### design/flow/run.sh
#!/bin/bash
# the make line also repeats each setting of config.mk as NAME=value (left out here)
make -C /OpenROAD-flow-scripts/flow DESIGN_CONFIG=/design/flow/config.mk WORK_HOME=/design/flow/orfs CLKGATE_MAP_FILE= finish
### design/flow/config.mk
export PLATFORM = sky130hd
export DESIGN_NAME = axi_s_to_fifos
export DESIGN_NICKNAME = axi_s_to_fifos
export VERILOG_FILES = /design/flow/design.v
export SDC_FILE = /design/flow/constraint.sdc
export NUM_CORES = 4
export LEC_CHECK = 0
export ABC_AREA = 0
export CAP_MARGIN = 20
export CELL_PAD_IN_SITES_GLOBAL_PLACEMENT = 0
export CORE_MARGIN = 8
export CORE_UTILIZATION = 67
export CTS_CLUSTER_SIZE = 15
export GPL_TIMING_DRIVEN = 1
export HOLD_SLACK_MARGIN = 0.26
export MAX_ROUTING_LAYER = met4
export PLACE_DENSITY_LB_ADDON = 0.18
export SLEW_MARGIN = 20
### design/flow/constraint.sdc
create_clock -name core_clock -period 9.98 [get_ports {clk}]
set_input_delay 1.9960 -clock core_clock [delete_from_list [all_inputs] [get_ports {clk}]]
set_output_delay 1.9960 -clock core_clock [all_outputs]
set_load 0.01 [all_outputs]
### design/flow/design.v
module axi_s_to_fifos #(
    parameter integer FIFO_DEPTH = 32,
    parameter integer C_DATA_WIDTH = 32
)(
    input  logic                     clk,
    input  logic                     nrst,
    input  logic [31:0]  awaddr,
    input  logic [3:0]               awprot,
    input  logic                     awvalid,
    output logic                     awready,
    input  logic [C_DATA_WIDTH-1:0]  wdata,
    input  logic [C_DATA_WIDTH/8-1:0] wstrb,
    input  logic                     wvalid,
    output logic                     wready,
    output logic [1:0]               bresp,
    output logic                     bvalid,
    input  logic                     bready,
    input  logic [31:0]  araddr,
    input  logic [3:0]               arprot,
    input  logic                     arvalid,
    output logic                     arready,
    output logic [C_DATA_WIDTH-1:0]  rdata,
    output logic [1:0]               rresp,
    output logic                     rvalid,
    input  logic                     rready,
    input logic [C_DATA_WIDTH-1:0]  fifo_wdata,
    output logic                    fifo_full,
    output logic                    fifo_almost_full,
    input logic                     fifo_wena,
    output logic [C_DATA_WIDTH-1:0] fifo_rdata,
    output logic                    fifo_empty,
    output logic                    fifo_almost_empty,
    input logic                     fifo_rena
);
    localparam ADDR_STATUS  = 0;
    localparam ADDR_WRITE   = 1;
    localparam ADDR_READ    = 2;
    localparam BYTES        = C_DATA_WIDTH/8;
    localparam ADDR_LSB     = $clog2(BYTES); 
    logic [C_DATA_WIDTH-1:0]    reg_write   [0:FIFO_DEPTH-1];
    logic [C_DATA_WIDTH-1:0]    reg_read    [0:FIFO_DEPTH-1];
    logic [31:0]                araddr_reg;
    logic [31:0]                awaddr_reg;
    logic [C_DATA_WIDTH-1:0]    wdata_reg;
    logic full2;
    logic almost_full2;
    logic empty2;
    logic almost_empty2;
    logic full1;
    logic almost_full1;
    logic empty1;
    logic almost_empty1;
    logic wrote_axi;
    logic rd_pop;
    logic push_fifo1;
    logic pop_fifo1;
    logic push_fifo2;
    logic pop_fifo2;
    localparam int INDEX_W = $clog2(FIFO_DEPTH);
    logic [INDEX_W-1:0] write_index_axi, read_index_axi;
    logic [INDEX_W-1:0] write_index_fifo, read_index_fifo;
    logic [INDEX_W:0]   size_fifo1, size_fifo2;
    typedef enum logic {
        IDLE_READ,
        READ_DATA
    } state_read;
    state_read state_r;
    always_ff @(posedge clk or negedge nrst) begin
        if (!nrst) begin
            arready             <= 0;
            araddr_reg          <= 0;
            rdata               <= 0;
            rresp               <= 0;
            rvalid              <= 0;
            state_r             <= IDLE_READ;
            read_index_axi      <= 0;
            rd_pop              <= 0;
        end else begin
            case (state_r)
                IDLE_READ: begin
                    arready     <= 1;
                    if (arvalid && arready) begin
                        araddr_reg  <= araddr;
                        state_r     <= READ_DATA;
                        arready <= 0;
                    end
                end
                READ_DATA: begin
                    if (!rvalid) begin
                        rvalid  <= 1;
                        rresp   <= 0;
                        rd_pop  <= (araddr_reg[31:ADDR_LSB] == ADDR_READ) && !empty1;
                        if (araddr_reg[31:ADDR_LSB] == ADDR_STATUS) begin
                            rdata   <= {28'b0,
                                        full2,
                                        almost_full2,
                                        empty1,
                                        almost_empty1};
                        end else if (araddr_reg[31:ADDR_LSB] == ADDR_READ && !empty1) begin
                            rdata   <= reg_read[read_index_axi];
                        end else begin
                            rdata   <= 0;
                        end
                    end else if (rready) begin
                        if (rd_pop) begin
                            read_index_axi <= read_index_axi + 1;
                            if (read_index_axi == FIFO_DEPTH - 1) begin
                                read_index_axi <= 0;
                            end
                        end
                        rvalid  <= 0;
                        state_r <= IDLE_READ;
                    end
                end
                default: begin
                    state_r <= IDLE_READ;
                end
            endcase
        end
    end
    always_ff @(posedge clk or negedge nrst) begin
        if (!nrst) begin
            for (int i = 0; i < FIFO_DEPTH; i++) begin
                reg_read[i]     <= '0;
            end
            write_index_fifo    <= 0;
        end else begin
            if (fifo_wena && !full1) begin
                reg_read[write_index_fifo] <= fifo_wdata;
                write_index_fifo <= write_index_fifo + 1;
                if (write_index_fifo == FIFO_DEPTH - 1) begin
                    write_index_fifo <= 0;
                end
            end
        end
    end
    always_comb begin
        push_fifo1 = (fifo_wena && !full1);
        pop_fifo1 = rd_pop && (state_r == READ_DATA) && (rready && rvalid);
    end
    always_ff @(posedge clk or negedge nrst) begin
        if (!nrst) begin
            size_fifo1 <= FIFO_DEPTH;
        end else begin
            size_fifo1 <= size_fifo1 + pop_fifo1 - push_fifo1;
        end
    end
    typedef enum logic [1:0] {
        IDLE_WRITE,
        HAVE_AW,
        HAVE_W,
        RESP
    } state_write;
    state_write state_w;
    always_ff @(posedge clk or negedge nrst) begin
        if (!nrst) begin
            awready         <= 0;
            wready          <= 0;
            bvalid          <= 0;
            bresp           <= 0;
            awaddr_reg      <= 0;
            wdata_reg       <= 0;
            wrote_axi       <= 0;
            write_index_axi <= 0;
            state_w         <= IDLE_WRITE;
            for (int i = 0; i < FIFO_DEPTH; i++) begin
                reg_write[i] <= '0;
            end
        end else begin
            case (state_w)
                IDLE_WRITE: begin
                    awready <= 1;
                    wready  <= 1;
                    wrote_axi   <= 0;
                    if ((wvalid && wready) && (awvalid && awready)) begin
                        wdata_reg   <= wdata;
                        awaddr_reg  <= awaddr;
                        wready      <= 0;
                        awready     <= 0;
                        state_w     <= RESP;
                    end else if (awvalid && awready) begin
                        awaddr_reg  <= awaddr;
                        awready     <= 0;
                        state_w     <= HAVE_AW;
                    end else if (wvalid && wready) begin
                        wdata_reg   <= wdata;
                        wready      <= 0;
                        state_w     <= HAVE_W;
                    end
                end
                HAVE_AW: begin
                    wready  <= 1;
                    if (wvalid && wready) begin
                        wdata_reg   <= wdata;
                        wready      <= 0;
                        state_w     <= RESP;
                    end
                end
                HAVE_W: begin
                    awready <= 1;
                    if (awvalid && awready) begin
                        awaddr_reg  <= awaddr;
                        awready     <= 0;
                        state_w     <= RESP;
                    end
                end
                RESP: begin
                    if (awaddr_reg[31:ADDR_LSB] == ADDR_WRITE && !wrote_axi && !full2) begin
                        reg_write[write_index_axi] <= wdata_reg;
                        write_index_axi <= write_index_axi + 1;
                        if (write_index_axi == FIFO_DEPTH - 1) begin
                            write_index_axi <= 0;
                        end
                        wrote_axi <= 1;
                    end
                    bvalid  <= 1;
                    bresp   <= 0;
                    if (bready && bvalid) begin
                        bvalid  <= 0;
                        state_w <= IDLE_WRITE;
                    end
                end
                default: begin
                    state_w <= IDLE_WRITE;
                end
            endcase
        end
    end
    always_ff @(posedge clk or negedge nrst) begin
        if (!nrst) begin
            read_index_fifo <= 0;
        end else begin
            if (fifo_rena && !empty2) begin
                read_index_fifo <= read_index_fifo + 1;
                if (read_index_fifo == FIFO_DEPTH - 1) begin
                    read_index_fifo <= 0;
                end
            end
        end
    end
    always_comb begin
        pop_fifo2 = (fifo_rena && !empty2);
        push_fifo2 = (awaddr_reg[31:ADDR_LSB] == ADDR_WRITE && !wrote_axi && !full2) && (state_w == RESP);
    end
    always_ff @(posedge clk or negedge nrst) begin
        if (!nrst) begin
            size_fifo2 <= FIFO_DEPTH;
        end else begin
            size_fifo2 <= size_fifo2 + pop_fifo2 - push_fifo2;
        end
    end
    always_comb fifo_rdata = reg_write[read_index_fifo];
    always_comb begin
        empty2        = size_fifo2 == FIFO_DEPTH;
        almost_empty2 = size_fifo2 == (FIFO_DEPTH - 1);
        full2         = size_fifo2 == 0;
        almost_full2  = size_fifo2 == 1;
        empty1         = size_fifo1 == FIFO_DEPTH;
        almost_empty1  = size_fifo1 == (FIFO_DEPTH - 1);
        full1          = size_fifo1 == 0;
        almost_full1   = size_fifo1 == 1;
        fifo_full           = full1;
        fifo_almost_full    = almost_full1;
        fifo_empty          = empty2;
        fifo_almost_empty   = almost_empty2;
    end
endmodule
==> results of run 1 <==
metrics by stage:
| stage | area (um2) | hold slack, ns | utilization |
|---|---|---|---|
| 4_1_cts | 110000 | 0.488 | 0.750 |
| 5_1_grt | 110000 | 0.501 | 0.750 |
| 3_5_place_dp | 103000 | 0.474 | 0.701 |
| 6_report | 110000 | 0.489 | 0.750 |
| 3_3_place_gp | 103000 | 0.464 | 0.700 |
| 2_1_floorplan | 98800 | 0.447 | - |
layout make-up:
cell class              count  area, um2
clock inverters            63        664
multi-input cells        4369      41200
fillers                  9283      36700
repair buffers            412       3800
inverters                  52        195
diodes                     28       70.1
clock buffers             340       6620
flip-flops and latches   2216      55500
well taps                1930       2410
per-layer routing:
metal	up-vias	wire (um)	GRT usage
li1	27200	-	-
met1	36100	118000	0.518
met2	5488	155000	0.655
met3	2076	42300	0.133
met4	0	38900	0.383
met5	-	0	-
==> impl_metrics.env, run 1 <==
# flow metrics
export IMPL_dpl_hpwl_um=203000
export IMPL_h_tree_depth=4
export IMPL_p_clk_frac=0.339
export IMPL_xor_share=0.000798
export IMPL_rsz0062_at_grt="no"
export IMPL_final_cell_count_no_fill=9410
export IMPL_ys_flops=2216
export IMPL_cts_num_sinks=2216
export IMPL_clk_pin_slew_ns=0.06
export IMPL_synth_cells=7317
export IMPL_postSynthSeqShare=0.561
export IMPL_top_area_frac=0.560
export IMPL_common_cells="dfrtp_1 (2,213), mux2_2 (2,200), clkbuf_1 (416)"
export IMPL_p_clk_mw=8.39
export IMPL_startpoint="read_index_fifo[4]"
export IMPL_first_iter_violations=10300
export IMPL_die_area_um2=160000
export IMPL_power_switching_mw=7.18
export IMPL_ys_sh_adder=0.00623
export IMPL_worstHoldStart="rdata[8]"
export IMPL_most_common_cell="dfrtp_1"
export IMPL_total_power_mw=24.7
export IMPL_cts_tree="done"
export IMPL_hold_path_endpoint="rdata[8]"
export IMPL_p_int_mw=17.5
export IMPL_grt_overflow=0
export IMPL_p_seq_frac=0.470
export IMPL_fin_ws_ns=2.22
export IMPL_dp_cells=8977
export IMPL_cts_resized_gates=0
export IMPL_timing_rr_end="rdata[30]"
export IMPL_r2r_setup_slack_ns=5.26
export IMPL_ys_cells=7317
export IMPL_core_um2=147000
export IMPL_crit_path_end="fifo_rdata[25]"
export IMPL_grt_pass1_vias=71600
export IMPL_synth_cellmix_compoundShare=0.0876
export IMPL_synth_async_reset_ratio=1.00
export IMPL_cts_root_buf="clkbuf_16"
export IMPL_synthFlopType="dfrtp_1"
export IMPL_rr_startpoint="read_index_axi[2]"
export IMPL_tns_ns=0
export IMPL_netSwitchingFraction=0.290
export IMPL_timing_critical_path_buf_inv=3
export IMPL_gp_congestion=0.933
export IMPL_edf_count=0
export IMPL_pre_cts_slack_ns=3.35
export IMPL_antenna_left=0
export IMPL_syn_avg_cell_area_um2=13.5
export IMPL_crit_type="reg -> out"
export IMPL_hold_depth=2
export IMPL_finalClockSkew_ns=0.0293
export IMPL_dieHeight_um=400
export IMPL_antenna_found_initial=19
export IMPL_relSlewSlack=0.134
export IMPL_clkLatencyLatePin_ns=0.84
export IMPL_power_density_nw_per_um2=224
export IMPL_syn2layout_area_growth_pct=11.7
export IMPL_cp_top_family="simple AND/OR/NAND/NOR gates"
export IMPL_ys_warn_count=3
export IMPL_num_nets_final=7465
export IMPL_crit_top_cell="buf_4"
export IMPL_rows=141
export IMPL_critPathMaxFanout=38
export IMPL_post_cts_setup_buffers=0
export IMPL_dr_total_vias=70900
export IMPL_crit_chain="buf_4 > nand2b_1 > nor2_2 > buf_4 > nor2_1 > nor3_1 > a31oi_1 > clkdlybuf4s50_1"
export IMPL_cp_slowest_cell="nand2b_1"
export IMPL_status="no timing/DRC/antenna violations"
export IMPL_tightest_slew_ns=1.30
export IMPL_cpPeakStageDelay_ns=0.79
export IMPL_cts_hold_buf=0
export IMPL_critPathCaptureType="primary output"
export IMPL_p_leak_nw=52.6
export IMPL_synthMuxAreaShare=0.274
export IMPL_ys_types=88
export IMPL_die_width_um=400
export IMPL_drtPass1Iterations=9
export IMPL_slew_viol_final=0
export IMPL_syn_cell_area_um2=98800
export IMPL_cts_buffer_depth=3
export IMPL_vdd_drop_max_v=0.000208
export IMPL_worstPathArrival_ns=5.77
export IMPL_fmaxAchievable_mhz=129
export IMPL_synth_area_leader_cell="dfrtp_1"
export IMPL_critPathRequiredTime_ns=7.98
export IMPL_drcViolationCount=0
export IMPL_wirelength_um=355000
export IMPL_path_depth=8
export IMPL_setup_viol_count_final=0
export IMPL_maxCapViolCount=0
export IMPL_grt_total_usage=0.452
export IMPL_area_leaders="dfrtp_1 (56%), mux2_2 (25%), a22oi_1 (2.8%)"
export IMPL_cts_buffers=217
export IMPL_maxPowerGroup="registers"
export IMPL_combinationalPower_mw=4.71
export IMPL_worstSetupStartpointType="register"
export IMPL_hold_violations=0
export IMPL_top_logic_kind="multiplexers"
export IMPL_grt_pass1_wl_um=507000
export IMPL_vias_per_cell=7.53
export IMPL_seq_power_mw=11.6
export IMPL_ys_sh_simple=0.0398
export IMPL_port_buffers=205
export IMPL_r2r_cells=9
export IMPL_min_period_ns=7.76
export IMPL_fp_util=0.672
export IMPL_finalCritPeriodShare=0.778
export IMPL_yosys_area_um2=98800
export IMPL_hp_class="reg -> reg"
export IMPL_pwr_share_comb=0.191
export IMPL_routedWlPerCell_um=37.7
export IMPL_grt_max_degree=177
export IMPL_log_warning_count=119
export IMPL_pin_count=226
==> run 2: changes to the inputs <==
ABC_AREA = 1   (was 0)
CELL_PAD_IN_SITES_DETAIL_PLACEMENT = 1   (was default)
CELL_PAD_IN_SITES_GLOBAL_PLACEMENT = default   (was 0)
CORE_ASPECT_RATIO = 0.69   (was default)
CORE_MARGIN = 2   (was 8)
CORE_UTILIZATION = 53   (was 67)
CTS_CLUSTER_SIZE = 28   (was 15)
GPL_ROUTABILITY_DRIVEN = 0   (was default)
GPL_TIMING_DRIVEN = default   (was 1)
HOLD_SLACK_MARGIN = 0.14   (was 0.26)
PLACE_DENSITY_LB_ADDON = default   (was 0.18)
SLEW_MARGIN = 40   (was 20)
clock period = 8.0 ns   (was 9.98 ns; I/O delays follow)
==> impl_metrics.env, run 2 <==
# flow metrics
export IMPL_hold_depth=2
export IMPL_ys_sh_simple=0.279
export IMPL_crit_chain="clkinv_2 > buf_4 > nand3_1 > buf_4 > o22ai_1 > a21oi_1 > and2_0 > nand3_1 > nand2_1 > nand2_1 > clkdlybuf4s50_1"
export IMPL_grt_pass1_vias=96300
export IMPL_die_area_um2=195000
export IMPL_p_leak_nw=56.6
export IMPL_wirelength_um=403000
export IMPL_fmaxAchievable_mhz=143
export IMPL_syn_cell_area_um2=102000
export IMPL_timing_rr_end="rdata[20]"
export IMPL_fp_util=0.533
export IMPL_cts_resized_gates=0
export IMPL_synth_cellmix_compoundShare=0.0903
export IMPL_common_cells="nand2_1 (4,859), dfrtp_1 (2,213), nand3_1 (1,302)"
export IMPL_port_buffers=205
export IMPL_worstHoldStart="reg_write[26][4]"
export IMPL_power_density_nw_per_um2=309
export IMPL_hold_path_endpoint="reg_write[26][4]"
export IMPL_p_int_mw=22.0
export IMPL_xor_share=0.000690
export IMPL_ys_warn_count=3
export IMPL_finalCritPeriodShare=0.875
export IMPL_relSlewSlack=0.364
export IMPL_drcViolationCount=0
export IMPL_clk_pin_slew_ns=0.07
export IMPL_min_period_ns=7.00
export IMPL_num_nets_final=12800
export IMPL_die_width_um=531
export IMPL_cts_buffer_depth=4
export IMPL_tns_ns=0
export IMPL_maxCapViolCount=0
export IMPL_grt_total_usage=0.424
export IMPL_antenna_found_initial=15
export IMPL_power_switching_mw=12.9
export IMPL_r2r_setup_slack_ns=3.29
export IMPL_most_common_cell="nand2_1"
export IMPL_rsz0062_at_grt="no"
export IMPL_hold_violations=0
export IMPL_rows=133
export IMPL_postSynthSeqShare=0.546
export IMPL_worstPathArrival_ns=5.40
export IMPL_top_area_frac=0.545
export IMPL_setup_viol_count_final=0
export IMPL_startpoint="read_index_fifo[4]"
export IMPL_total_power_mw=34.9
export IMPL_dieHeight_um=368
export IMPL_vdd_drop_max_v=0.000264
export IMPL_timing_critical_path_buf_inv=4
export IMPL_synth_cells=12900
export IMPL_finalClockSkew_ns=0.0674
export IMPL_first_iter_violations=11700
export IMPL_grt_overflow=0
export IMPL_antenna_left=0
export IMPL_seq_power_mw=15.4
export IMPL_crit_path_end="fifo_rdata[3]"
export IMPL_placed_area_um2=105000
export IMPL_cpPeakStageDelay_ns=0.92
export IMPL_log_warning_count=82
export IMPL_critPathRequiredTime_ns=6.40
export IMPL_p_clk_frac=0.310
export IMPL_pwr_share_comb=0.248
export IMPL_top_logic_kind="simple AND/OR/NAND/NOR gates"
export IMPL_core_um2=190000
export IMPL_vias_per_cell=6.13
export IMPL_routedWlPerCell_um=26.2
export IMPL_edf_count=0
export IMPL_cp_top_family="buffers and inverters"
export IMPL_tightest_slew_ns=0.952
export IMPL_pin_count=226
export IMPL_hp_class="reg -> reg"
export IMPL_ys_types=45
export IMPL_slew_viol_final=0
export IMPL_cts_tree="done"
export IMPL_synth_area_leader_cell="dfrtp_1"
export IMPL_r2r_cells=14
export IMPL_cts_hold_buf=0
export IMPL_path_depth=11
export IMPL_cts_num_sinks=2216
export IMPL_ys_flops=2216
export IMPL_post_route_util=0.593
export IMPL_synth_async_reset_ratio=1.00
export IMPL_rr_startpoint="read_index_axi[2]"
export IMPL_area_leaders="dfrtp_1 (55%), nand2_1 (18%), nand3_1 (6.4%)"
export IMPL_ys_cells=12900
export IMPL_dpl_hpwl_um=242000
export IMPL_grt_max_degree=161
export IMPL_syn2layout_area_growth_pct=11.2
export IMPL_yosys_area_um2=102000
export IMPL_critPathMaxFanout=70
export IMPL_p_seq_frac=0.442
export IMPL_critPathCaptureType="primary output"
export IMPL_design_area_um2=113000
export IMPL_grt_pass1_wl_um=604000
export IMPL_clkLatencyLatePin_ns=0.90
export IMPL_h_tree_depth=4
export IMPL_cts_root_buf="clkbuf_16"
export IMPL_dr_total_vias=94100
export IMPL_drtPass1Iterations=6
export IMPL_maxPowerGroup="registers"
export IMPL_syn_avg_cell_area_um2=7.87
export IMPL_synthFlopType="dfrtp_1"
export IMPL_p_clk_mw=10.8
export IMPL_worstSetupStartpointType="register"
export IMPL_cp_slowest_cell="dfrtp_4"
export IMPL_cts_buffers=221
export IMPL_netSwitchingFraction=0.369
export IMPL_combinationalPower_mw=8.64
export IMPL_ys_sh_adder=0.00606
export IMPL_post_cts_setup_buffers=0
export IMPL_status="no timing/DRC/antenna violations"
export IMPL_crit_type="reg -> out"
export IMPL_synthMuxAreaShare=0
==> run 2: area by class of cell <==
type                    count  area, um2
diodes                      7       17.5
inverters                1022       3840
fillers                 23100      77500
repair buffers            447       4340
well taps                2565       3210
clock inverters            63        651
flip-flops and latches   2216      55500
clock buffers             331       6680
multi-input cells        8699      38700
==> run 2: stage by stage <==
step	hold slack (ns)	setup WS [ns]	std cells
2_1_floorplan	0.442	4.32	12900
3_3_place_gp	0.453	1.89	14900
3_5_place_dp	0.458	2.18	14900
4_1_cts	0.473	1.24	15300
5_1_grt	0.484	0.918	15400
6_report	0.471	1.00	15400
==> run 2: layer usage <==
layer,vias up,GRT usage,share of wire
li1,40400,-,-
met5,-,-,0
met1,48200,0.589,0.42
met3,826,0.130,0.13
met2,4678,0.592,0.42
met4,0,0.132,0.033
==> run 3: changes to the inputs <==
CELL_PAD_IN_SITES_DETAIL_PLACEMENT = default   (was 1)
CELL_PAD_IN_SITES_GLOBAL_PLACEMENT = 0   (was default)
CORE_ASPECT_RATIO = default   (was 0.69)
CORE_UTILIZATION = 72   (was 53)
CTS_CLUSTER_DIAMETER = 226   (was default)
CTS_CLUSTER_SIZE = default   (was 28)
GPL_ROUTABILITY_DRIVEN = default   (was 0)
HOLD_SLACK_MARGIN = 0.29   (was 0.14)
MAX_ROUTING_LAYER = default   (was met4)
PLACE_DENSITY_LB_ADDON = 0.0   (was default)
SLEW_MARGIN = 20   (was 40)
clock period = 5.14 ns   (was 8.0 ns; I/O delays follow)
==> impl_metrics.env, run 3 <==
# flow metrics
export IMPL_status="failed layout checks"
export IMPL_so_faults="negative setup slack"
export IMPL_synth_cellmix_compoundShare=0.0903
export IMPL_critPathRequiredTime_ns=4.11
export IMPL_finalClockSkew_ns=0.0316
export IMPL_p_leak_nw=56.4
export IMPL_maxPowerGroup="registers"
export IMPL_final_cell_count_no_fill=14700
export IMPL_ys_sh_simple=0.279
export IMPL_slew_viol_final=0
export IMPL_hp_class="reg -> reg"
export IMPL_r2r_cells=12
export IMPL_area_leaders="dfrtp_1 (55%), nand2_1 (18%), nand3_1 (6.4%)"
export IMPL_cp_slowest_cell="dfrtp_4"
export IMPL_cts_num_sinks=2216
export IMPL_grt_pass1_wl_um=521000
export IMPL_xor_share=0.000690
export IMPL_fp_util=0.727
export IMPL_tightest_slew_ns=1.23
export IMPL_crit_top_cell="nand2_1"
export IMPL_core_um2=140000
export IMPL_ys_warn_count=3
export IMPL_num_nets_final=12800
export IMPL_drcViolationCount=0
export IMPL_grt_total_usage=0.472
export IMPL_seq_power_mw=23.7
export IMPL_ys_sh_adder=0.00606
export IMPL_p_int_mw=33.7
export IMPL_worstSetupStartpointType="register"
export IMPL_vdd_drop_max_v=0.000465
export IMPL_power_switching_mw=18.9
export IMPL_ys_cells=12900
export IMPL_synth_cells=12900
export IMPL_edf_count=0
export IMPL_p_seq_frac=0.450
export IMPL_fmaxAchievable_mhz=191
export IMPL_cts_buffer_depth=3
export IMPL_gp_congestion=0.928
export IMPL_finalCritPeriodShare=1.02
export IMPL_cts_root_buf="clkbuf_16"
export IMPL_die_area_um2=144000
export IMPL_dpl_hpwl_um=195000
export IMPL_dieHeight_um=380
export IMPL_timing_rr_end="reg_write[29][5]"
export IMPL_critPathMaxFanout=32
export IMPL_rr_startpoint="size_fifo2[5]"
export IMPL_postSynthSeqShare=0.546
export IMPL_power_density_nw_per_um2=471
export IMPL_crit_type="reg -> out"
export IMPL_vias_per_cell=6.31
export IMPL_setup_viol_count_final=1
export IMPL_crit_chain="clkinv_2 > nand3_1 > buf_4 > o22ai_1 > nor2_1 > nand2_1 > nor2_1 > nand2_1 > nand2_1 > nand2_1 > clkdlybuf4s50_1"
export IMPL_grt_pass1_vias=90000
export IMPL_fin_ws_ns=-0.0831
export IMPL_tns_ns=-0.0831
export IMPL_ys_types=45
export IMPL_pwr_share_comb=0.249
export IMPL_min_period_ns=5.22
export IMPL_relSlewSlack=0.181
export IMPL_seq_area_um2=55500
export IMPL_p_clk_mw=15.8
export IMPL_logic_area_um2=38600
export IMPL_hold_path_endpoint="reg_write[3][6]"
export IMPL_combinationalPower_mw=13.1
export IMPL_rsz0062_at_grt="yes"
export IMPL_synthMuxAreaShare=0
export IMPL_synthFlopType="dfrtp_1"
export IMPL_clk_pin_slew_ns=0.06
export IMPL_hold_violations=0
export IMPL_cp_top_family="simple AND/OR/NAND/NOR gates"
export IMPL_drtPass1Iterations=9
export IMPL_rows=137
export IMPL_port_buffers=205
export IMPL_die_width_um=380
export IMPL_fillers=9415
export IMPL_ys_flops=2216
export IMPL_path_depth=11
export IMPL_wirelength_um=341000
export IMPL_worstPathArrival_ns=4.20
export IMPL_syn_cell_area_um2=102000
export IMPL_grt_max_degree=140
export IMPL_p_clk_frac=0.301
export IMPL_pin_count=226
export IMPL_yosys_area_um2=102000
export IMPL_worstHoldStart="reg_write[3][6]"
export IMPL_dp_cells=14300
export IMPL_log_warning_count=110
export IMPL_grt_overflow=0
export IMPL_synth_area_leader_cell="dfrtp_1"
export IMPL_startpoint="read_index_fifo[4]"
export IMPL_most_common_cell="nand2_1"
export IMPL_common_cells="nand2_1 (4,859), dfrtp_1 (2,213), nand3_1 (1,302)"
export IMPL_routedWlPerCell_um=23.2
export IMPL_h_tree_depth=4
export IMPL_syn_avg_cell_area_um2=7.87
export IMPL_r2r_setup_slack_ns=1.35
export IMPL_maxCapViolCount=0
export IMPL_clkLatencyLatePin_ns=0.85
export IMPL_cts_buffers=215
export IMPL_critPathCaptureType="primary output"
export IMPL_crit_path_end="fifo_rdata[10]"
export IMPL_timing_critical_path_buf_inv=3
export IMPL_antenna_left=0
export IMPL_top_area_frac=0.545
export IMPL_dr_total_vias=92700
export IMPL_synth_async_reset_ratio=1.00
export IMPL_top_logic_kind="simple AND/OR/NAND/NOR gates"
export IMPL_cts_tree="done"
export IMPL_total_power_mw=52.6
export IMPL_first_iter_violations=13400
export IMPL_antenna_found_initial=3
export IMPL_netSwitchingFraction=0.359
export IMPL_syn2layout_area_growth_pct=10.0
export IMPL_hold_depth=2
export IMPL_cpPeakStageDelay_ns=0.65
==> run 3: timing repair <==
action | 4_1_cts | 5_1_grt
resized | 0 | 19
buffers inserted | 4 | 2
cloned | 0 | 2
pin swaps | 1 | 1
hold endpoints to repair | 34 | 0
hold buffers | 1 | 0
setup endpoints to repair | 5 | 24
==> run 3: layout make-up <==
| cell class | instances | share of cell area |
|---|---|---|
| Inverter | 1022 | 0.0344 |
| Clock inverter | 51 | 0.00470 |
| Antenna cell | 2 | 0.0000448 |
| Sequential cell | 2216 | 0.496 |
| Tap cell | 1876 | 0.0210 |
| Timing Repair Buffer | 485 | 0.0405 |
| Multi-Input combinational cell | 8701 | 0.345 |
| Clock buffer | 332 | 0.0578 |
==> run 3: metrics by stage <==
step	util	worst slack (ns)	hold WS [ns]	instance area, um2
floorplan	-	2.03	0.442	102000
finish	0.800	-0.0831	0.470	112000
global route	0.800	-0.0257	0.483	112000
detailed placement	0.749	0.808	0.458	105000
CTS	0.799	0.0182	0.472	112000
global placement	0.749	0.846	0.453	105000
==> run 3: per-layer routing <==
metal | global-route usage | vias to the layer above | part of all wire
met1 | 0.574 | 43900 | 0.33
met2 | 0.716 | 6617 | 0.44
met3 | 0.115 | 1741 | 0.12
met4 | 0.395 | 2 | 0.10
li1 | - | 40400 | -
met5 | 0 | - | 0.000021
==> run 4: changes to the inputs <==
ABC_AREA = default   (was 1)
CAP_MARGIN = 15   (was 20)
CTS_CLUSTER_DIAMETER = default   (was 226)
HOLD_SLACK_MARGIN = default   (was 0.29)
PLACE_DENSITY = 0.65   (was default)
PLACE_DENSITY_LB_ADDON = default   (was 0.0)
SETUP_SLACK_MARGIN = 0.76   (was default)
TNS_END_PERCENT = 75   (was default)
clock period = 4.03 ns   (was 5.14 ns; I/O delays follow)
==> impl_metrics.env, run 4 <==
# flow metrics
export IMPL_die_width_um=374
export IMPL_cts_buffer_depth=3
export IMPL_grt_pass1_vias=76100
export IMPL_grt_pass1_wl_um=533000
export IMPL_r2r_cells=10
export IMPL_syn_cell_area_um2=98800
export IMPL_final_cell_count_no_fill=9651
export IMPL_drtPass1Iterations=10
export IMPL_hp_class="reg -> reg"
export IMPL_fp_util=0.728
export IMPL_p_int_mw=45.1
export IMPL_total_power_mw=63.9
export IMPL_rr_startpoint="read_index_axi[0]"
export IMPL_area_leaders="dfrtp_1 (56%), mux2_2 (25%), a22oi_1 (2.8%)"
export IMPL_xor_share=0.000798
export IMPL_gp_congestion=0.955
export IMPL_status="failed layout checks"
export IMPL_most_common_cell="dfrtp_1"
export IMPL_synthMuxAreaShare=0.274
export IMPL_path_depth=11
export IMPL_ys_sh_adder=0.00623
export IMPL_port_buffers=205
export IMPL_pwr_share_comb=0.225
export IMPL_synthFlopType="dfrtp_1"
export IMPL_antenna_found_initial=17
export IMPL_edf_count=0
export IMPL_fmaxAchievable_mhz=227
export IMPL_maxCapViolCount=0
export IMPL_worstSetupStartpointType="register"
export IMPL_p_seq_frac=0.449
export IMPL_timing_critical_path_buf_inv=4
export IMPL_dp_cells=9105
export IMPL_clk_pin_slew_ns=0.06
export IMPL_min_period_ns=4.40
export IMPL_finalCritPeriodShare=1.09
export IMPL_cp_top_family="simple AND/OR/NAND/NOR gates"
export IMPL_power_switching_mw=18.8
export IMPL_drcViolationCount=0
export IMPL_worstHoldStart="reg_read[9][4]"
export IMPL_slew_viol_final=0
export IMPL_dr_total_vias=74600
export IMPL_h_tree_depth=4
export IMPL_so_faults="negative setup slack"
export IMPL_hold_path_endpoint="reg_read[9][4]"
export IMPL_grt_max_degree=136
export IMPL_seq_power_mw=28.7
export IMPL_critPathRequiredTime_ns=3.22
export IMPL_fin_ws_ns=-0.374
export IMPL_postSynthSeqShare=0.561
export IMPL_num_nets_final=7886
export IMPL_tightest_slew_ns=1.21
export IMPL_first_iter_violations=11100
export IMPL_hold_violations=0
export IMPL_wirelength_um=375000
export IMPL_post_route_util=0.856
export IMPL_worstPathArrival_ns=3.60
export IMPL_r2r_setup_slack_ns=0.72
export IMPL_cts_root_buf="clkbuf_16"
export IMPL_core_um2=136000
export IMPL_maxPowerGroup="registers"
export IMPL_critPathMaxFanout=5
export IMPL_log_warning_count=83
export IMPL_cts_buffers=213
export IMPL_critPathCaptureType="primary output"
export IMPL_fillers=6669
export IMPL_grt_total_usage=0.532
export IMPL_cts_num_sinks=2216
export IMPL_yosys_area_um2=98800
export IMPL_startpoint="read_index_fifo[2]"
export IMPL_ys_cells=7317
export IMPL_power_density_nw_per_um2=550
export IMPL_clkLatencyLatePin_ns=0.87
export IMPL_p_clk_frac=0.326
export IMPL_relSlewSlack=0.194
export IMPL_vias_per_cell=7.73
export IMPL_p_clk_mw=20.8
export IMPL_finalClockSkew_ns=0.0352
export IMPL_rsz0062_at_grt="yes"
export IMPL_timing_rr_end="rdata[22]"
export IMPL_antenna_left=0
export IMPL_synth_area_leader_cell="dfrtp_1"
export IMPL_pin_count=226
export IMPL_die_area_um2=140000
export IMPL_p_leak_nw=55.4
export IMPL_hold_depth=1
export IMPL_synth_cells=7317
export IMPL_ys_sh_simple=0.0398
export IMPL_rows=135
export IMPL_common_cells="dfrtp_1 (2,213), mux2_2 (2,200), clkbuf_1 (416)"
export IMPL_combinationalPower_mw=14.4
export IMPL_ys_types=88
export IMPL_setup_viol_count_final=32
export IMPL_grt_overflow=0
export IMPL_routedWlPerCell_um=38.8
export IMPL_synth_cellmix_compoundShare=0.0876
export IMPL_cp_slowest_cell="nor4_4"
export IMPL_crit_path_end="fifo_rdata[29]"
export IMPL_cpPeakStageDelay_ns=0.55
export IMPL_ys_flops=2216
export IMPL_syn_avg_cell_area_um2=13.5
export IMPL_top_logic_kind="multiplexers"
export IMPL_vdd_drop_max_v=0.000514
export IMPL_crit_type="reg -> out"
export IMPL_crit_chain="buf_6 > nand2_4 > nor2_4 > ha_4 > buf_12 > a222oi_1 > nand2_1 > nor4_4 > buf_4 > a41oi_2 > buf_2"
export IMPL_dieHeight_um=374
export IMPL_syn2layout_area_growth_pct=17.6
export IMPL_top_area_frac=0.560
export IMPL_ys_warn_count=3
export IMPL_dpl_hpwl_um=222000
export IMPL_cts_tree="done"
export IMPL_synth_async_reset_ratio=1.00
export IMPL_netSwitchingFraction=0.295
## run 4: stage by stage
step           TNS, ns  worst slack, ns  hold WS [ns]  instance area, um2
3_3_place_gp    -0.949           -0.405         0.463              106000
6_report         -7.15           -0.374         0.499              116000
2_1_floorplan        0            0.833         0.447               98800
4_1_cts          -4.00           -0.247         0.501              116000
3_5_place_dp    -0.961           -0.278         0.469              106000
5_1_grt          -8.34           -0.382         0.510              116000
## run 4: area by class of cell
type / instances / area, um2 / area share
diodes: 13 / 32.5 / 0.000280
clock buffers: 310 / 6310 / 0.0543
clock inverters: 73 / 916 / 0.00788
inverters: 52 / 206 / 0.00178
multi-input cells: 4369 / 42400 / 0.365
flip-flops and latches: 2216 / 55500 / 0.477
well taps: 1781 / 2230 / 0.0192
repair buffers: 837 / 8650 / 0.0745
## run 4: repair_timing
action / in CTS / in global routing
hold buffers: 1 / 0
setup buffers: 106 / 29
pin swaps: 112 / 67
resized: 483 / 77
gates cloned: 13 / 1
hold endpoints to repair: 10 / 0
setup endpoints to repair: 45 / 204
## run 4: per-layer routing
| metal | routed length, um | track usage |
|---|---|---|
| met5 | 109 | 0 |
| met4 | 44700 | 0.516 |
| met3 | 48600 | 0.166 |
| met2 | 162000 | 0.774 |
| met1 | 119000 | 0.623 |
==> run 5: changes to the inputs <==
ABC_AREA = 1   (was default)
CAP_MARGIN = 20   (was 15)
CELL_PAD_IN_SITES_GLOBAL_PLACEMENT = default   (was 0)
CORE_UTILIZATION = 31   (was 72)
PLACE_DENSITY = default   (was 0.65)
SETUP_SLACK_MARGIN = default   (was 0.76)
TNS_END_PERCENT = default   (was 75)
clock period = 8.0 ns   (was 4.03 ns; I/O delays follow)
==> impl_metrics.env, run 5 <==
# flow metrics
export IMPL_finalCritPeriodShare=0.879
export IMPL_p_int_mw=23.0
export IMPL_min_period_ns=7.03
export IMPL_power_switching_mw=12.4
export IMPL_die_width_um=576
export IMPL_rows=210
export IMPL_grt_pass1_vias=81700
export IMPL_dieHeight_um=576
export IMPL_wirelength_um=358000
export IMPL_crit_type="reg -> out"
export IMPL_power_density_nw_per_um2=306
export IMPL_fp_util=0.311
export IMPL_grt_max_degree=201
export IMPL_grt_total_usage=0.211
export IMPL_num_nets_final=12800
export IMPL_fin_ws_ns=0.970
export IMPL_top_logic_kind="simple AND/OR/NAND/NOR gates"
export IMPL_pwr_share_comb=0.231
export IMPL_ys_sh_simple=0.279
export IMPL_fmaxAchievable_mhz=142
export IMPL_tns_ns=0
export IMPL_port_buffers=205
export IMPL_tightest_slew_ns=1.13
export IMPL_holdWs_ns=0.467
export IMPL_cts_hold_buf=0
export IMPL_cts_buffers=245
export IMPL_timing_critical_path_buf_inv=4
export IMPL_netSwitchingFraction=0.350
export IMPL_grt_pass1_wl_um=536000
export IMPL_drcViolationCount=0
export IMPL_edf_count=0
export IMPL_hold_depth=2
export IMPL_synth_area_leader_cell="dfrtp_1"
export IMPL_synthFlopType="dfrtp_1"
export IMPL_worstHoldStart="reg_write[27][27]"
export IMPL_status="no timing/DRC/antenna violations"
export IMPL_syn2layout_area_growth_pct=14.2
export IMPL_path_depth=11
export IMPL_pre_cts_slack_ns=2.03
export IMPL_dr_total_vias=86800
export IMPL_crit_path_end="fifo_rdata[3]"
export IMPL_post_cts_setup_buffers=0
export IMPL_cts_root_buf="clkbuf_16"
export IMPL_rr_startpoint="read_index_axi[3]"
export IMPL_cpPeakStageDelay_ns=1.01
export IMPL_most_common_cell="nand2_1"
export IMPL_cp_slowest_cell="nand3_2"
export IMPL_p_leak_nw=56.9
export IMPL_crit_chain="clkinv_2 > buf_4 > buf_4 > nand3_2 > o22ai_1 > a21oi_1 > and2_0 > nand3_1 > nand2_1 > nand2_1 > clkdlybuf4s50_1"
export IMPL_gp_congestion=0.860
export IMPL_maxCapViolCount=0
export IMPL_worstSetupStartpointType="register"
export IMPL_timing_rr_end="rdata[5]"
export IMPL_combinationalPower_mw=8.20
export IMPL_critPathMaxFanout=74
export IMPL_hold_violations=0
export IMPL_cts_resized_gates=0
export IMPL_synth_cells=12900
export IMPL_slew_viol_final=0
export IMPL_first_iter_violations=10600
export IMPL_ys_cells=12900
export IMPL_critPathCaptureType="primary output"
export IMPL_h_tree_depth=4
export IMPL_antenna_left=0
export IMPL_hp_class="reg -> reg"
export IMPL_synthMuxAreaShare=0
export IMPL_cts_num_sinks=2216
export IMPL_xor_share=0.000690
export IMPL_p_clk_frac=0.342
export IMPL_seq_power_mw=15.1
export IMPL_postSynthSeqShare=0.546
export IMPL_hold_path_endpoint="reg_write[27][27]"
export IMPL_r2r_cells=14
export IMPL_vias_per_cell=5.05
export IMPL_common_cells="nand2_1 (4,859), dfrtp_1 (2,213), nand3_1 (1,302)"
export IMPL_worstPathArrival_ns=5.43
export IMPL_p_clk_mw=12.1
export IMPL_die_area_um2=332000
export IMPL_area_leaders="dfrtp_1 (55%), nand2_1 (18%), nand3_1 (6.4%)"
export IMPL_ys_types=45
export IMPL_rsz0062_at_grt="no"
export IMPL_antenna_found_initial=5
export IMPL_ys_warn_count=3
export IMPL_grt_overflow=0
export IMPL_syn_cell_area_um2=102000
export IMPL_top_area_frac=0.545
export IMPL_setup_viol_count_final=0
export IMPL_core_um2=327000
export IMPL_synth_async_reset_ratio=1.00
export IMPL_startpoint="read_index_fifo[4]"
export IMPL_maxPowerGroup="registers"
export IMPL_log_warning_count=106
export IMPL_pin_count=226
export IMPL_ys_flops=2216
export IMPL_critPathRequiredTime_ns=6.40
export IMPL_finalClockSkew_ns=0.0744
export IMPL_synth_cellmix_compoundShare=0.0903
export IMPL_cp_top_family="buffers and inverters"
export IMPL_clk_pin_slew_ns=0.06
export IMPL_cts_buffer_depth=4
export IMPL_dpl_hpwl_um=199000
export IMPL_relSlewSlack=0.245
export IMPL_clkLatencyLatePin_ns=0.94
export IMPL_yosys_area_um2=102000
export IMPL_r2r_setup_slack_ns=3.94
export IMPL_syn_avg_cell_area_um2=7.87
export IMPL_vdd_drop_max_v=0.000307
export IMPL_cts_tree="done"
export IMPL_p_seq_frac=0.427
export IMPL_ys_sh_adder=0.00606
export IMPL_routedWlPerCell_um=20.9
export IMPL_drtPass1Iterations=7
[run 5: layout make-up]
cell class	count	area, um2
Sequential cell	2216	55500
Inverter	1022	3840
Clock buffer	365	7410
Timing Repair Buffer	425	3970
Antenna cell	5	12.5
Multi-Input combinational cell	8699	38600
Clock inverter	93	1220
Fill cell	33900	211000
Tap cell	4346	5440
[run 5: routing by layer]
layer / vias to the layer above / share of wire / global-route usage / wire, um
met1: 42400 / 0.42 / 0.288 / 152000
li1: 40400 / - / - / -
met3: 610 / 0.078 / 0.0335 / 27800
met5: - / 0 / 0 / 0
met2: 3319 / 0.46 / 0.339 / 164000
met4: 0 / 0.039 / 0.0767 / 14100
[run 5: metrics by stage]
stage               power [mW]  instances  instance area [um2]   util
floorplan                 19.8      12900               102000      -
global placement          23.2      16700               107000  0.328
detailed placement        23.4      16700               107000  0.328
CTS                       35.5      17200               116000  0.355
global route              37.1      17200               116000  0.355
finish                    35.4      17200               116000  0.355
==> run 6: changes to the inputs <==
CORE_UTILIZATION = 72   (was 31)
CTS_CLUSTER_DIAMETER = 400   (was default)
PLACE_DENSITY = 0.41   (was default)
clock period = 3.46 ns   (was 8.0 ns; I/O delays follow)
==> impl_metrics.env, run 6 <==
# flow metrics
export IMPL_status="failed layout checks"
export IMPL_so_faults="negative setup slack"
export IMPL_logic_area_um2=40100
export IMPL_synthMuxAreaShare=0
export IMPL_pin_count=226
export IMPL_r2r_setup_slack_ns=0.15
export IMPL_log_warning_count=74
export IMPL_pwr_share_comb=0.269
export IMPL_gp_congestion=0.956
export IMPL_wirelength_um=366000
export IMPL_synth_async_reset_ratio=1.00
export IMPL_routedWlPerCell_um=24.4
export IMPL_design_area_um2=118000
export IMPL_hold_depth=3
export IMPL_die_width_um=380
export IMPL_grt_max_degree=108
export IMPL_core_um2=140000
export IMPL_clkLatencyLatePin_ns=0.88
export IMPL_critPathRequiredTime_ns=2.77
export IMPL_finalClockSkew_ns=0.0250
export IMPL_ys_cells=12900
export IMPL_cts_buffers=215
export IMPL_cts_root_buf="clkbuf_16"
export IMPL_vdd_drop_max_v=0.000722
export IMPL_ys_flops=2216
export IMPL_timing_rr_end="rdata[2]"
export IMPL_dp_cells=14500
export IMPL_cp_top_family="simple AND/OR/NAND/NOR gates"
export IMPL_grt_pass1_wl_um=553000
export IMPL_setup_viol_count_final=32
export IMPL_antenna_left=0
export IMPL_critPathCaptureType="primary output"
export IMPL_maxCapViolCount=0
export IMPL_xor_share=0.000690
export IMPL_num_nets_final=13200
export IMPL_seq_power_mw=35.9
export IMPL_top_logic_kind="simple AND/OR/NAND/NOR gates"
export IMPL_synth_cellmix_compoundShare=0.0903
export IMPL_total_power_mw=80.9
export IMPL_cp_slowest_cell="dfrtp_2"
export IMPL_ys_sh_adder=0.00606
export IMPL_power_switching_mw=29.5
export IMPL_rsz0062_at_grt="yes"
export IMPL_ys_warn_count=3
export IMPL_crit_path_end="fifo_rdata[6]"
export IMPL_crit_type="reg -> out"
export IMPL_synth_area_leader_cell="dfrtp_1"
export IMPL_cpPeakStageDelay_ns=0.45
export IMPL_common_cells="nand2_1 (4,859), dfrtp_1 (2,213), nand3_1 (1,302)"
export IMPL_most_common_cell="nand2_1"
export IMPL_die_area_um2=144000
export IMPL_port_buffers=205
export IMPL_hold_violations=0
export IMPL_cts_buffer_depth=3
export IMPL_syn_cell_area_um2=102000
export IMPL_startpoint="read_index_fifo[1]"
export IMPL_combinationalPower_mw=21.8
export IMPL_crit_chain="inv_4 > ha_4 > inv_4 > nor3_4 > buf_12 > buf_16 > buf_6 > buf_16 > nand3_1 > o21ai_0 > nor2_1 > nand2_4 > nor2_2 > nand2_4 > nand2_2 > nand2_1 > buf_2"
export IMPL_yosys_area_um2=102000
export IMPL_dieHeight_um=380
export IMPL_p_int_mw=51.4
export IMPL_syn2layout_area_growth_pct=15.9
export IMPL_fin_ws_ns=-0.621
export IMPL_seq_area_um2=55500
export IMPL_edf_count=0
export IMPL_p_leak_nw=59.1
export IMPL_worstPathArrival_ns=3.39
export IMPL_postSynthSeqShare=0.546
export IMPL_fp_util=0.727
export IMPL_placed_area_um2=108000
export IMPL_grt_total_usage=0.501
export IMPL_antenna_found_initial=5
export IMPL_pre_cts_slack_ns=-0.279
export IMPL_relSlewSlack=0.104
export IMPL_fmaxAchievable_mhz=245
export IMPL_slew_viol_final=0
export IMPL_netSwitchingFraction=0.364
export IMPL_ys_types=45
export IMPL_power_density_nw_per_um2=687
export IMPL_top_area_frac=0.545
export IMPL_drcViolationCount=0
export IMPL_cts_num_sinks=2216
export IMPL_final_cell_count_no_fill=15000
export IMPL_grt_overflow=0
export IMPL_maxPowerGroup="registers"
export IMPL_rows=137
export IMPL_syn_avg_cell_area_um2=7.87
export IMPL_finalCritPeriodShare=1.18
export IMPL_grt_pass1_vias=94900
export IMPL_clk_pin_slew_ns=0.06
export IMPL_dpl_hpwl_um=209000
export IMPL_path_depth=17
export IMPL_ys_sh_simple=0.279
export IMPL_holdWs_ns=0.364
export IMPL_critPathMaxFanout=8
export IMPL_tightest_slew_ns=1.34
export IMPL_p_seq_frac=0.444
export IMPL_fillers=8217
export IMPL_vias_per_cell=6.47
export IMPL_synth_cells=12900
export IMPL_first_iter_violations=15100
export IMPL_cts_tree="done"
export IMPL_r2r_cells=14
export IMPL_drtPass1Iterations=9
export IMPL_min_period_ns=4.08
export IMPL_rr_startpoint="read_index_axi[2]"
export IMPL_area_leaders="dfrtp_1 (55%), nand2_1 (18%), nand3_1 (6.4%)"
export IMPL_dr_total_vias=97100
export IMPL_timing_critical_path_buf_inv=7
export IMPL_worstHoldStart="awaddr[31]"
export IMPL_synthFlopType="dfrtp_1"
export IMPL_worstSetupStartpointType="register"
export IMPL_p_clk_mw=23.2
export IMPL_h_tree_depth=4
export IMPL_p_clk_frac=0.287
export IMPL_hp_class="in -> reg"
-- run 6: cell type report --
type,count,area share
sequential,2216,0.471
multi-input combinational,8699,0.341
timing repair buffer,802,0.0770
clock buffer,344,0.0548
inverter,1022,0.0328
tap,1876,0.0199
clock inverter,44,0.00379
antenna,3,0.0000638
-- run 6: through the flow --
stage / util / TNS [ns]
6_report: 0.843 / -15.57
5_1_grt: 0.843 / -17.01
4_1_cts: 0.835 / -12.89
3_5_place_dp: 0.771 / -3.45
3_3_place_gp: 0.771 / -1.62
2_1_floorplan: - / 0
-- run 6: what timing repair did --
item,4_1_cts,5_1_grt
buffers inserted,52,24
pin swaps,118,99
endpoints found under the hold margin,72,0
gates resized,469,228
hold buffers,1,0
gates cloned,21,6
endpoints found under the setup margin,32,48
-- run 6: per-layer routing --
layer | track usage | wire (um)
met1 | 0.613 | 120000
met2 | 0.737 | 158000
met3 | 0.139 | 50300
met4 | 0.434 | 38300
met5 | 0 | 43
==> run 7: changes to the inputs <==
CAP_MARGIN = 40   (was 20)
CELL_PAD_IN_SITES_DETAIL_PLACEMENT = 2   (was default)
CELL_PAD_IN_SITES_GLOBAL_PLACEMENT = 3   (was default)
CORE_MARGIN = 4   (was 2)
CORE_UTILIZATION = 16   (was 72)
CTS_CLUSTER_DIAMETER = 354   (was 400)
GPL_ROUTABILITY_DRIVEN = 1   (was default)
GPL_TIMING_DRIVEN = 0   (was default)
HOLD_SLACK_MARGIN = -0.01   (was default)
MAX_ROUTING_LAYER = met4   (was default)
PLACE_DENSITY = default   (was 0.41)
PLACE_DENSITY_LB_ADDON = 0.06   (was default)
clock period = 6.92 ns   (was 3.46 ns; I/O delays follow)
==> impl_metrics.env, run 7 <==
# flow metrics
export IMPL_pin_count=226
export IMPL_log_warning_count=120
export IMPL_p_leak_nw=62.8
export IMPL_clk_pin_slew_ns=0.06
export IMPL_r2r_setup_slack_ns=2.26
export IMPL_synthFlopType="dfrtp_1"
export IMPL_timing_critical_path_buf_inv=7
export IMPL_fmaxAchievable_mhz=148
export IMPL_maxCapViolCount=0
export IMPL_grt_max_degree=119
export IMPL_r2r_cells=16
export IMPL_seq_power_mw=17.8
export IMPL_pwr_share_comb=0.319
export IMPL_seq_area_um2=55500
export IMPL_logic_area_um2=38600
export IMPL_status="no timing/DRC/antenna violations"
export IMPL_grt_total_usage=0.236
export IMPL_dpl_hpwl_um=583000
export IMPL_yosys_area_um2=102000
export IMPL_syn_cell_area_um2=102000
export IMPL_finalCritPeriodShare=0.976
export IMPL_top_logic_kind="simple AND/OR/NAND/NOR gates"
export IMPL_ys_cells=12900
export IMPL_rows=292
export IMPL_finalClockSkew_ns=0.0637
export IMPL_syn2layout_area_growth_pct=30.1
export IMPL_gp_congestion=0.832
export IMPL_postSynthSeqShare=0.546
export IMPL_routedWlPerCell_um=33.7
export IMPL_vias_per_cell=4.32
export IMPL_vdd_drop_max_v=0.000202
export IMPL_first_iter_violations=5781
export IMPL_rr_startpoint="read_index_axi[4]"
export IMPL_tns_ns=0
export IMPL_startpoint="read_index_fifo[1]"
export IMPL_die_width_um=805
export IMPL_edf_count=0
export IMPL_cp_slowest_cell="nor2_1"
export IMPL_antenna_left=0
export IMPL_p_clk_mw=17.5
export IMPL_synthMuxAreaShare=0
export IMPL_power_density_nw_per_um2=392
export IMPL_syn_avg_cell_area_um2=7.87
export IMPL_cts_hold_buf=0
export IMPL_pre_cts_slack_ns=0.309
export IMPL_crit_type="reg -> out"
export IMPL_cp_top_family="buffers and inverters"
export IMPL_hold_violations=0
export IMPL_ys_flops=2216
export IMPL_critPathRequiredTime_ns=5.54
export IMPL_fp_util=0.161
export IMPL_grt_overflow=0
export IMPL_rsz0062_at_grt="no"
export IMPL_cpPeakStageDelay_ns=0.58
export IMPL_dr_total_vias=97300
export IMPL_xor_share=0.000690
export IMPL_common_cells="nand2_1 (4,859), dfrtp_1 (2,213), nand3_1 (1,302)"
export IMPL_crit_path_end="fifo_rdata[4]"
export IMPL_fin_ws_ns=0.166
export IMPL_ys_sh_adder=0.00606
export IMPL_grt_pass1_vias=107000
export IMPL_netSwitchingFraction=0.417
export IMPL_grt_pass1_wl_um=1010000
export IMPL_clkLatencyLatePin_ns=1.02
export IMPL_worstSetupStartpointType="register"
export IMPL_critPathCaptureType="primary output"
export IMPL_ys_sh_simple=0.279
export IMPL_die_area_um2=648000
export IMPL_synth_cells=12900
export IMPL_most_common_cell="nand2_1"
export IMPL_drtPass1Iterations=5
export IMPL_p_clk_frac=0.337
export IMPL_num_nets_final=14000
export IMPL_cts_root_buf="clkbuf_16"
export IMPL_cts_buffers=330
export IMPL_cts_tree="done"
export IMPL_port_buffers=205
export IMPL_hp_class="in -> async"
export IMPL_crit_top_cell="nand2_1"
export IMPL_fillers=72600
export IMPL_worstPathArrival_ns=5.37
export IMPL_critPathMaxFanout=10
export IMPL_drcViolationCount=0
export IMPL_tightest_slew_ns=0.978
export IMPL_setup_viol_count_final=0
export IMPL_power_switching_mw=21.6
export IMPL_ys_warn_count=3
export IMPL_core_um2=632000
export IMPL_antenna_found_initial=99
export IMPL_cts_buffer_depth=4
export IMPL_wirelength_um=760000
export IMPL_holdWs_ns=0.246
export IMPL_area_leaders="dfrtp_1 (55%), nand2_1 (18%), nand3_1 (6.4%)"
export IMPL_p_int_mw=30.2
export IMPL_min_period_ns=6.75
export IMPL_timing_rr_end="rdata[31]"
export IMPL_path_depth=16
export IMPL_synth_area_leader_cell="dfrtp_1"
export IMPL_p_seq_frac=0.344
export IMPL_h_tree_depth=5
export IMPL_top_area_frac=0.545
export IMPL_slew_viol_final=0
export IMPL_dieHeight_um=805
export IMPL_combinationalPower_mw=16.5
export IMPL_synth_async_reset_ratio=1.00
export IMPL_crit_chain="ha_1 > clkbuf_1 > buf_6 > inv_1 > nor2_1 > ha_1 > clkbuf_1 > clkbuf_2 > a211oi_1 > buf_2 > nand2_1 > nor2_1 > nand2_1 > nand2_1 > nand2_1 > clkdlybuf4s50_1"
export IMPL_maxPowerGroup="registers"
export IMPL_ys_types=45
export IMPL_synth_cellmix_compoundShare=0.0903
export IMPL_cts_num_sinks=2216
export IMPL_relSlewSlack=0.348
[run 7: per-stage QoR]
step / power (mW) / area (um2) / std cells / util
floorplan: 22.8 / 102000 / 12900 / -
global placement: 33.0 / 114000 / 21500 / 0.180
detailed placement: 35.0 / 121000 / 21900 / 0.191
CTS: 53.0 / 132000 / 22500 / 0.209
global route: 54.1 / 132000 / 22500 / 0.209
finish: 51.8 / 132000 / 22500 / 0.209
[run 7: timing repair]
item / 4_1_cts / 5_1_grt
resized: 54 / 3
endpoints found under the setup margin: 32 / 3
pin swaps: 1 / 0
setup buffers: 2 / 0
[run 7: cell type report]
type,count,share of cell area
inverter,1022,0.0291
clock inverter,88,0.00771
buffer,964,0.0331
tap,8379,0.0793
timing repair buffer,602,0.0648
antenna,37,0.000701
multi-input combinational,8699,0.292
sequential,2216,0.420
clock buffer,498,0.0739
[run 7: per-layer routing]
metal / vias up / track usage / share of wire
met5: - / - / 0
met4: 0 / 0.0901 / 0.046
met3: 875 / 0.0187 / 0.028
met2: 1815 / 0.423 / 0.52
met1: 51500 / 0.275 / 0.41
li1: 43100 / - / -
==> run 8: changes to the inputs <==
CELL_PAD_IN_SITES_DETAIL_PLACEMENT = 1   (was 2)
CELL_PAD_IN_SITES_GLOBAL_PLACEMENT = default   (was 3)
CORE_UTILIZATION = 35   (was 16)
GPL_TIMING_DRIVEN = default   (was 0)
MAX_ROUTING_LAYER = default   (was met4)
==> impl_metrics.env, run 8 <==
# flow metrics
export IMPL_status="no timing/DRC/antenna violations"
export IMPL_finalClockSkew_ns=0.0539
export IMPL_area_leaders="dfrtp_1 (55%), nand2_1 (18%), nand3_1 (6.4%)"
export IMPL_hold_depth=2
export IMPL_finalCritPeriodShare=0.876
export IMPL_ys_sh_simple=0.279
export IMPL_port_buffers=205
export IMPL_cts_hold_buf=0
export IMPL_core_um2=288000
export IMPL_pin_count=226
export IMPL_timing_critical_path_buf_inv=5
export IMPL_vdd_drop_max_v=0.000347
export IMPL_gp_congestion=0.834
export IMPL_logic_area_um2=38600
export IMPL_synth_area_leader_cell="dfrtp_1"
export IMPL_hp_class="reg -> reg"
export IMPL_tightest_slew_ns=1.19
export IMPL_netSwitchingFraction=0.355
export IMPL_syn_avg_cell_area_um2=7.87
export IMPL_p_seq_frac=0.417
export IMPL_cp_slowest_cell="clkdlybuf4s50_1"
export IMPL_ys_sh_adder=0.00606
export IMPL_edf_count=0
export IMPL_log_warning_count=97
export IMPL_critPathCaptureType="primary output"
export IMPL_ys_types=45
export IMPL_post_route_util=0.410
export IMPL_postSynthSeqShare=0.546
export IMPL_drtPass1Iterations=5
export IMPL_grt_pass1_vias=93200
export IMPL_combinationalPower_mw=10.0
export IMPL_routedWlPerCell_um=25.0
export IMPL_slew_viol_final=0
export IMPL_grt_overflow=0
export IMPL_r2r_cells=13
export IMPL_power_density_nw_per_um2=360
export IMPL_ys_warn_count=3
export IMPL_rows=197
export IMPL_pwr_share_comb=0.235
export IMPL_first_iter_violations=7505
export IMPL_ys_cells=12900
export IMPL_p_clk_mw=14.9
export IMPL_cts_tree="done"
export IMPL_h_tree_depth=5
export IMPL_clkLatencyLatePin_ns=0.90
export IMPL_post_cts_setup_buffers=0
export IMPL_grt_max_degree=149
export IMPL_tns_ns=0
export IMPL_p_leak_nw=58.4
export IMPL_cts_buffers=272
export IMPL_dieHeight_um=547
export IMPL_r2r_setup_slack_ns=2.73
export IMPL_rr_startpoint="read_index_axi[4]"
export IMPL_startpoint="read_index_fifo[0]"
export IMPL_synth_cells=12900
export IMPL_ys_flops=2216
export IMPL_worstHoldStart="reg_write[6][24]"
export IMPL_die_area_um2=299000
export IMPL_maxCapViolCount=0
export IMPL_wirelength_um=419000
export IMPL_synthFlopType="dfrtp_1"
export IMPL_fp_util=0.352
export IMPL_top_area_frac=0.545
export IMPL_vias_per_cell=5.31
export IMPL_crit_path_end="fifo_rdata[17]"
export IMPL_grt_pass1_wl_um=625000
export IMPL_placed_area_um2=109000
export IMPL_timing_rr_end="rdata[19]"
export IMPL_seq_area_um2=55500
export IMPL_crit_top_cell="nand2_1"
export IMPL_dr_total_vias=89000
export IMPL_synthMuxAreaShare=0
export IMPL_crit_chain="inv_1 > ha_1 > inv_1 > nor3_2 > buf_4 > buf_12 > nand3_1 > o21ai_0 > nor2_1 > nand2_1 > nor2_1 > nand2_1 > nand2_1 > nand2_1 > clkdlybuf4s50_1"
export IMPL_design_area_um2=118000
export IMPL_cpPeakStageDelay_ns=0.56
export IMPL_most_common_cell="nand2_1"
export IMPL_p_clk_frac=0.349
export IMPL_min_period_ns=6.06
export IMPL_dpl_hpwl_um=257000
export IMPL_syn2layout_area_growth_pct=16.5
export IMPL_fmaxAchievable_mhz=165
export IMPL_num_nets_final=13000
export IMPL_worstPathArrival_ns=4.68
export IMPL_final_cell_count_no_fill=16800
export IMPL_p_int_mw=27.5
export IMPL_cp_top_family="simple AND/OR/NAND/NOR gates"
export IMPL_crit_type="reg -> out"
export IMPL_maxPowerGroup="registers"
export IMPL_rsz0062_at_grt="no"
export IMPL_xor_share=0.000690
export IMPL_yosys_area_um2=102000
export IMPL_drcViolationCount=0
export IMPL_cts_buffer_depth=4
export IMPL_top_logic_kind="simple AND/OR/NAND/NOR gates"
export IMPL_critPathMaxFanout=34
export IMPL_clk_pin_slew_ns=0.05
export IMPL_antenna_left=0
export IMPL_syn_cell_area_um2=102000
export IMPL_grt_total_usage=0.275
export IMPL_synth_async_reset_ratio=1.00
export IMPL_fillers=34100
export IMPL_worstSetupStartpointType="register"
export IMPL_path_depth=15
export IMPL_setup_viol_count_final=0
export IMPL_antenna_found_initial=5
export IMPL_hold_violations=0
export IMPL_relSlewSlack=0.209
export IMPL_dp_cells=16300
export IMPL_hold_path_endpoint="reg_write[6][24]"
export IMPL_seq_power_mw=17.8
export IMPL_cts_root_buf="clkbuf_16"
export IMPL_critPathRequiredTime_ns=5.54
export IMPL_synth_cellmix_compoundShare=0.0903
export IMPL_cts_resized_gates=0
export IMPL_die_width_um=547
export IMPL_cts_num_sinks=2216
export IMPL_common_cells="nand2_1 (4,859), dfrtp_1 (2,213), nand3_1 (1,302)"
export IMPL_power_switching_mw=15.1
export IMPL_total_power_mw=42.6
-- run 8: metrics by stage --
stage	setup WS (ns)	hold slack (ns)
finish	0.860	0.468
global route	0.726	0.483
CTS	0.863	0.472
detailed placement	1.84	0.458
global placement	1.52	0.453
floorplan	3.45	0.442
-- run 8: metal layers --
layer  vias to the layer above  GRT usage  share of wire
met5                         -          0              0
li1                      40800          -              -
met4                         0      0.109          0.045
met2                      2080      0.479           0.49
met3                       679     0.0246          0.038
met1                     45500      0.354           0.43
-- run 8: area by class of cell --
class                   instances  share of cell area
multi-input cells            8699               0.326
clock inverters                68             0.00813
repair buffers                557              0.0545
inverters                    1022              0.0325
diodes                          3           0.0000635
well taps                    3781              0.0400
flip-flops and latches       2216               0.469
clock buffers                 417              0.0695
==> run 9: changes to the inputs <==
CELL_PAD_IN_SITES_DETAIL_PLACEMENT = 2   (was 1)
CELL_PAD_IN_SITES_GLOBAL_PLACEMENT = 3   (was default)
==> impl_metrics.env, run 9 <==
# flow metrics
export IMPL_status="no timing/DRC/antenna violations"
export IMPL_cts_resized_gates=0
export IMPL_crit_type="reg -> out"
export IMPL_h_tree_depth=5
export IMPL_p_clk_frac=0.339
export IMPL_synth_cells=12900
export IMPL_timing_rr_end="rdata[12]"
export IMPL_ys_sh_simple=0.279
export IMPL_pwr_share_comb=0.242
export IMPL_crit_path_end="fifo_rdata[15]"
export IMPL_worstHoldStart="reg_write[19][2]"
export IMPL_hold_depth=2
export IMPL_drcViolationCount=0
export IMPL_setup_viol_count_final=0
export IMPL_dr_total_vias=91600
export IMPL_grt_pass1_vias=101000
export IMPL_power_switching_mw=15.7
export IMPL_p_seq_frac=0.419
export IMPL_crit_top_cell="nand2_1"
export IMPL_tns_ns=0
export IMPL_critPathCaptureType="primary output"
export IMPL_relSlewSlack=0.299
export IMPL_maxPowerGroup="registers"
export IMPL_use_met1=0.370
export IMPL_crit_chain="inv_1 > ha_1 > nand4_1 > buf_4 > nor2_1 > a211oi_1 > nand2_1 > nor2_1 > nand2_1 > nand2_1 > nand2_1 > clkdlybuf4s50_1"
export IMPL_combinationalPower_mw=10.4
export IMPL_common_cells="nand2_1 (4,859), dfrtp_1 (2,213), nand3_1 (1,302)"
export IMPL_r2r_cells=14
export IMPL_vias_per_cell=5.47
export IMPL_dpl_hpwl_um=279000
export IMPL_hold_violations=0
export IMPL_grt_busiest_layer="met2"
export IMPL_antenna_left=0
export IMPL_holdWs_ns=0.468
export IMPL_path_depth=12
export IMPL_yosys_area_um2=102000
export IMPL_dieHeight_um=547
export IMPL_cts_hold_buf=0
export IMPL_placed_area_um2=109000
export IMPL_top_area_frac=0.545
export IMPL_area_leaders="dfrtp_1 (55%), nand2_1 (18%), nand3_1 (6.4%)"
export IMPL_p_leak_nw=58.2
export IMPL_finalClockSkew_ns=0.0406
export IMPL_drtPass1Iterations=5
export IMPL_cpPeakStageDelay_ns=0.76
export IMPL_ys_sh_adder=0.00606
export IMPL_edf_count=0
export IMPL_clkLatencyLatePin_ns=0.90
export IMPL_antenna_found_initial=7
export IMPL_top_logic_kind="simple AND/OR/NAND/NOR gates"
export IMPL_pin_count=226
export IMPL_power_density_nw_per_um2=363
export IMPL_startpoint="read_index_fifo[0]"
export IMPL_num_nets_final=12900
export IMPL_fillers=32200
export IMPL_ys_flops=2216
export IMPL_grt_max_degree=163
export IMPL_fp_util=0.352
export IMPL_tightest_slew_ns=1.05
export IMPL_log_warning_count=106
export IMPL_met3_usage=0.0255
export IMPL_grt_use_met2=0.528
export IMPL_finalCritPeriodShare=0.900
export IMPL_grt_pass1_wl_um=676000
export IMPL_worstSetupStartpointType="register"
export IMPL_hold_path_endpoint="reg_write[19][2]"
export IMPL_critPathMaxFanout=32
export IMPL_ys_cells=12900
export IMPL_post_route_util=0.408
export IMPL_synthFlopType="dfrtp_1"
export IMPL_hp_class="reg -> reg"
export IMPL_maxCapViolCount=0
export IMPL_synth_async_reset_ratio=1.00
export IMPL_rr_startpoint="read_index_axi[3]"
export IMPL_synth_area_leader_cell="dfrtp_1"
export IMPL_fmaxAchievable_mhz=161
export IMPL_grt_total_usage=0.298
export IMPL_die_area_um2=299000
export IMPL_postSynthSeqShare=0.546
export IMPL_cts_num_sinks=2216
export IMPL_min_period_ns=6.23
export IMPL_p_clk_mw=14.5
export IMPL_cts_buffers=275
export IMPL_rsz0062_at_grt="no"
export IMPL_xor_share=0.000690
export IMPL_vdd_drop_max_v=0.000324
export IMPL_synthMuxAreaShare=0
export IMPL_post_cts_setup_buffers=0
export IMPL_syn_avg_cell_area_um2=7.87
export IMPL_ys_warn_count=3
export IMPL_core_um2=288000
export IMPL_design_area_um2=118000
export IMPL_port_buffers=205
export IMPL_clk_pin_slew_ns=0.06
export IMPL_netSwitchingFraction=0.367
export IMPL_timing_critical_path_buf_inv=3
export IMPL_cts_buffer_depth=4
export IMPL_r2r_setup_slack_ns=2.67
export IMPL_cts_tree="done"
export IMPL_ys_types=45
export IMPL_syn_cell_area_um2=102000
export IMPL_synth_cellmix_compoundShare=0.0903
export IMPL_slew_viol_final=0
export IMPL_cts_root_buf="clkbuf_16"
export IMPL_routedWlPerCell_um=27.0
export IMPL_cp_slowest_cell="a211oi_1"
export IMPL_syn2layout_area_growth_pct=16.0
export IMPL_worstPathArrival_ns=4.84
export IMPL_gp_congestion=0.815
export IMPL_seq_power_mw=17.9
export IMPL_grt_overflow=0
export IMPL_cp_top_family="simple AND/OR/NAND/NOR gates"
export IMPL_most_common_cell="nand2_1"
export IMPL_die_width_um=547
export IMPL_first_iter_violations=6211
export IMPL_rows=197
export IMPL_critPathRequiredTime_ns=5.54
export IMPL_p_int_mw=27.0
export IMPL_wirelength_um=453000
[run 9: routing by layer]
layer  wire (um)  vias up
met5          13        -
met4       24100        2
met3       13900      814
met2      226000     1713
met1      188000    48400
li1            -    40700
[run 9: cell type report]
| cell class | instances | area, um2 | share of cell area |
|---|---|---|---|
| multi-input cells | 8699 | 38700 | 0.328 |
| well taps | 3781 | 4730 | 0.0402 |
| diodes | 4 | 10.0 | 0.0000850 |
| flip-flops and latches | 2216 | 55500 | 0.471 |
| repair buffers | 536 | 6160 | 0.0523 |
| clock inverters | 48 | 429 | 0.00364 |
| clock buffers | 433 | 8460 | 0.0718 |
| inverters | 1022 | 3850 | 0.0327 |
[run 9: stage by stage]
| stage | instances | power [mW] | worst slack, ns |
|---|---|---|---|
| 2_1_floorplan | 12900 | 22.8 | 3.45 |
| 3_3_place_gp | 16200 | 27.5 | 1.46 |
| 3_5_place_dp | 16200 | 28.5 | 1.78 |
| 4_1_cts | 16700 | 43.2 | 0.757 |
| 5_1_grt | 16700 | 44.9 | 0.543 |
| 6_report | 16700 | 42.8 | 0.692 |
Power figures rest on the tool's default switching activity, not on a simulated workload.
